## v51
==> flow/design.v <==
`default_nettype none
module spm #(parameter size = 32)(
    input wire              clk, 
    input wire              rst,
    input wire              clr,
    input wire              y,
    input wire [size-1:0]   x,
    output wire             p
);
    wire[size-1:1] pp;
    wire[size-1:0] xy;
    genvar i;
    CSADD csa0 (.clk(clk), .rst(rst), .clr(clr), .x(x[0]&y), .y(pp[1]), .sum(p));
    generate 
        for(i=1; i<size-1; i=i+1) begin
            CSADD csa (.clk(clk), .rst(rst), .clr(clr), .x(x[i]&y), .y(pp[i+1]), .sum(pp[i]));
        end 
    endgenerate
    TCMP tcmp (.clk(clk), .rst(rst), .clr(clr), .a(x[size-1]&y), .s(pp[size-1]));
endmodule
module CSADD(
    input wire  clk, 
    input wire  rst,
    input wire  clr,
    input wire  x, 
    input wire  y,
    output reg  sum
);
    reg sc;
    wire hsum1, hco1;
    assign hsum1 = y ^ sc;
    assign hco1 = y & sc;
    wire hsum2, hco2;
    assign hsum2 = x ^ hsum1;
    assign hco2 = x & hsum1;
    always @(posedge clk or posedge rst) begin
        if (rst) begin
            sum <= 1'b0;
            sc <= 1'b0;
        end
        else if (clr) begin
            sum <= 1'b0;
            sc <= 1'b0;
        end
        else begin
            sum <= hsum2;
            sc <= hco1 ^ hco2;
        end
    end
endmodule
module TCMP (
    input wire  clk, 
    input wire  rst,
    input wire  clr,
    input wire  a, 
    output reg  s
);
    reg z;
    always @(posedge clk or posedge rst) begin
        if (rst) begin
            s <= 1'b0;
            z <= 1'b0;
        end
        else if (clr) begin
            s <= 1'b0;
            z <= 1'b0;
        end
        else begin
            z <= a | z;
            s <= a ^ z;
        end
    end
endmodule
`default_nettype none
module mul32 (
    input wire          clk,
    input wire          rst,
    input wire          start,
    input wire  [31:0]  mc,
    input wire  [31:0]  mp,
    output reg  [63:0]  p,
    output wire         done
);
    wire        pw;
    reg [31:0]  Y;
    reg [7:0]   cnt, ncnt;
    reg [1:0]   state, nstate;
    localparam  IDLE=0, RUNNING=1, DONE=2;
    always @(posedge clk or posedge rst)
        if(rst)
            state  <= IDLE;
        else 
            state <= nstate;
    always @*
        case(state)
            IDLE    :   if(start) nstate = RUNNING; else nstate = IDLE;
            RUNNING :   if(cnt == 64) nstate = DONE; else nstate = RUNNING; 
            DONE    :   if(start) nstate = RUNNING; else nstate = DONE;
            default :   nstate = IDLE;
        endcase
    always @(posedge clk)
        cnt <= ncnt;
    always @*
        case(state)
            IDLE    :   ncnt = 0;
            RUNNING :   ncnt = cnt + 1;
            DONE    :   ncnt = 0;
            default :   ncnt = 0;
        endcase
    always @(posedge clk or posedge rst)
        if(rst)
            Y <= 32'b0;
        else if((start == 1'b1)) 
            Y <= mp;
        else if(state==RUNNING) 
            Y <= (Y >> 1);
    always @(posedge clk) 
        if(start)
            p <= 64'b0;
        else if(state==RUNNING)
            p <= {pw, p[63:1]};
    wire y = (state==RUNNING) ? Y[0] : 1'b0;
    spm #(.size(32)) spm32(
        .clk(clk),
        .rst(rst),
        .clr(start),
        .x(mc),
        .y(y),
        .p(pw)
    );
    assign done = (state == DONE);
endmodule
`default_nettype none
module user_proj_mul32 
(
    input wb_clk_i,
    input wb_rst_i,
    input wbs_stb_i,
    input wbs_cyc_i,
    input wbs_we_i,
    input [3:0] wbs_sel_i,
    input [31:0] wbs_dat_i,
    input [31:0] wbs_adr_i,
    output reg wbs_ack_o,
    output reg [31:0] wbs_dat_o,
    output [2:0] irq
);
    reg start;
    wire done;
    wire sys_clk;
    localparam MC_OFF = 8'h00, MP_OFF = 8'h04, P0_OFF = 8'h08, P1_OFF = 8'h0C;
    reg  [31:0]         MP, MC;
    wire [63:0]         P;
    wire                valid           = wbs_stb_i & wbs_cyc_i;
    wire                we              = wbs_we_i && valid;
    wire                re              = ~wbs_we_i && valid;
    wire [3:0]          byte_wr_en      = wbs_sel_i & {4{we}}; 
    wire                we_mp_reg       = we & (wbs_adr_i[7:0] == MP_OFF);
    wire                we_mc_reg       = we & (wbs_adr_i[7:0] == MC_OFF);
    wire                re_mp_reg       = re & (wbs_adr_i[7:0] == MP_OFF);
    wire                re_mc_reg       = re & (wbs_adr_i[7:0] == MC_OFF);
    wire                re_p0_reg       = re & (wbs_adr_i[7:0] == P0_OFF);
    wire                re_p1_reg       = re & (wbs_adr_i[7:0] == P1_OFF);
    assign sys_clk = wb_clk_i;
    always @(posedge sys_clk or posedge wb_rst_i) begin  
        if(wb_rst_i)
            MC <= 32'h0;
        else if(we_mc_reg)  
            MC <= wbs_dat_i;
    end
    always @(posedge sys_clk or posedge wb_rst_i) begin  
        if(wb_rst_i)
            MP <= 32'h0;
        else if(we_mp_reg) 
            MP <= wbs_dat_i;
    end 
    always @(posedge sys_clk or posedge wb_rst_i) begin  
        if(wb_rst_i)
            wbs_ack_o <= 0;
        else
        begin
            if ((we_mc_reg || we_mp_reg || (re_p0_reg && done) || (re_p1_reg && done)))
            begin
                wbs_ack_o <=1;
            end
            else 
                wbs_ack_o <=0; 
        end
    end
    always@(posedge sys_clk or posedge wb_rst_i) begin
        if(wb_rst_i)
            wbs_dat_o <= 32'hDEADBEEF;
        else
        begin
            if (re_p0_reg)
                wbs_dat_o <= P[31:0];
            else if (re_p1_reg)
                 wbs_dat_o <= P[63:32];
            else if (re_mp_reg)
                 wbs_dat_o <= MP;
            else if (re_mc_reg)
                 wbs_dat_o <= MC;
            else
               wbs_dat_o <= 32'hDEADBEEF; 
        end
    end
    always @(posedge sys_clk) 
        start <= (we_mp_reg && wbs_ack_o) ? 1'b1 : 1'b0;
    assign irq = 3'b000;	 
    mul32 mul (
        .clk(wb_clk_i),
        .rst(wb_rst_i),
        .start(start),
        .mc(MC),
        .mp(MP),
        .p(P),
        .done(done)
    );
endmodule
clock: 2.5 ns
lec_check: 0
cap_margin: 20
cell_pad_in_sites_global_placement: 0
core_margin: 2
core_utilization: 72
cts_cluster_diameter: 386
cts_cluster_size: 15
hold_slack_margin: 0.28
place_density_lb_addon: 0.01
setup_slack_margin: 0.72
slew_margin: 20
run.sh (not shown) runs the stock make flow with config.mk's settings and CLKGATE_MAP_FILE=.
#### Input delta (v32 over v51)
- changing CTS_CLUSTER_DIAMETER from 386 to 29
- changing HOLD_SLACK_MARGIN from 0.28 to -0.09
## What came out
v32 went all the way through synthesis, placement and routing and the layout is clean on timing, DRC and antenna.
The run with more routed wire is v32, not v51.
Worst setup slack in v32 is 0.11 ns below v51.
Comparing v51 against v32, there is no change at all in placement-stage worst setup slack.
Delta (v32 minus v51): fill cell instance count of the final layout decreased by 42% relative to the old numbers, worst slew margin relative to its limit decreased by 6.5 points relative to the old numbers, multi-input combinational cell area closely matched the old numbers, clock-buffer cell count increased by about 70% relative to the old numbers, clock network contribution to total cell area increased by 6.5 points relative to the old numbers.
Worst-margin pin slew was higher in v32 than in v51.
Inputs modified between v32 and v59:
- putting ABC_AREA at 1 where nothing was set
- swapping 0.72 for 0.74 in SETUP_SLACK_MARGIN
- clearing PLACE_DENSITY_LB_ADDON, which used to be 0.01
- swapping 20 for 30 in CAP_MARGIN
- clearing CELL_PAD_IN_SITES_GLOBAL_PLACEMENT, which used to be 0
- clearing CTS_CLUSTER_DIAMETER, which used to be 29
- putting PLACE_DENSITY at 0.41 where nothing was set
- swapping 15 for 10 in CTS_CLUSTER_SIZE
- putting CORE_ASPECT_RATIO at 1.31 where nothing was set
- clearing HOLD_SLACK_MARGIN, which used to be -0.09
--- outcome ---
v59: flow completed, timing, DRC and antenna clean
Of v59 and v32, the lower gate count after technology mapping belongs to v32.
v32 -> v59: clock-buffer cell count decreased by a little under 10%
[compare] base=v32 new=v59: total design power decreased 23%; post-route cell area decreased 8.7%; first-iteration DRC count decreased 11%; peak per-stage delay on the critical path decreased 0.18 ns.
Input-level comparison between v35 and v59:
- CAP_MARGIN changed from 30 to 20
- PLACE_DENSITY removed (was 0.41)
- PLACE_DENSITY_LB_ADDON newly set to 0.01
- ABC_AREA removed (was 1)
- SETUP_SLACK_MARGIN changed from 0.74 to 0.72
- CORE_ASPECT_RATIO removed (was 1.31)
- CTS_CLUSTER_SIZE changed from 10 to 61
- CTS_CLUSTER_DIAMETER newly set to 28
- CELL_PAD_IN_SITES_GLOBAL_PLACEMENT newly set to 0
Notes after the runs:
Of v59 and v35, only v59 finishes the flow clean.
Floorplan core density down 0.69 points in v35 wrt v59
Taking v59 over v35, the average cell area after synthesis ratio works out to 0.66.
Delta(xor and xnor fraction of the mapped netlist area, v35 - v59) > 0
From v59 to v35 the numbers moved as follows: core area lower; synthesized instance count lower; adder and majority gate portion of the synthesized area higher.
Across both runs, share of synthesized area occupied by flip-flops and latches was higher for v35 than for v59.
v59 → v35: standard-cell row count lower, multiplexer share of the synthesized area higher.
> inputs changed (v35 -> v44)
- clearing CELL_PAD_IN_SITES_GLOBAL_PLACEMENT, which used to be 0
- clearing PLACE_DENSITY_LB_ADDON, which used to be 0.01
- clearing CTS_CLUSTER_DIAMETER, which used to be 28
- clearing CTS_CLUSTER_SIZE, which used to be 61
- putting PLACE_DENSITY at 0.41 where nothing was set
- putting ABC_AREA at 1 where nothing was set
- swapping 0.72 for 0.47 in SETUP_SLACK_MARGIN
- Delta(final HPWL from detailed placement, v44 - v35) > 0
- For number of cells in Yosys stat, dividing the value from v35 by the value from v44 gives 0.64.
- Diff v35 -> v44: horizontal die dimension went up about 1.3%; synthesized area went up by about 2.7%; synthesis area per yosys climbed 310 µm²; port buffer count did not really move.
- v44 ran to completion and came out clean on the timing, design-rule and antenna checks.
- Between v35 and v44, the difference in post-place instance area is negligible.
- v44 — synthesized cell count about 56% higher, v35 as reference
Modified inputs, v30 compared to v44
- SETUP_SLACK_MARGIN: 0.47 -> 0.73
- CORE_ASPECT_RATIO: unset -> 1.32
- PLACE_DENSITY_LB_ADDON: unset -> 0.2
- CTS_CLUSTER_DIAMETER: unset -> 353
- PLACE_DENSITY: 0.41 -> unset
- CTS_CLUSTER_SIZE: unset -> 10
- HOLD_SLACK_MARGIN: unset -> 0.29
- CAP_MARGIN: 20 -> 30
[summary]
The minimum clock period reported for v30 is smaller than that of v44 by 0.21 ns.
Summary: post-route worst hold slack, v30 better than v44
Sort v30 and v44 by overall routing resource usage, ascending, and v44 comes first.
Per the comparison of v30 with v44, met1 routing resource usage after global routing has decreased; number of vias in the routed layout has increased.
Min non-clock buffer count across v30 and v44: v44
v30 against v44: clock buffer count from CTS up about 11%; final core area utilization down 0.48 points.
Power and IR drop assume default switching activity.
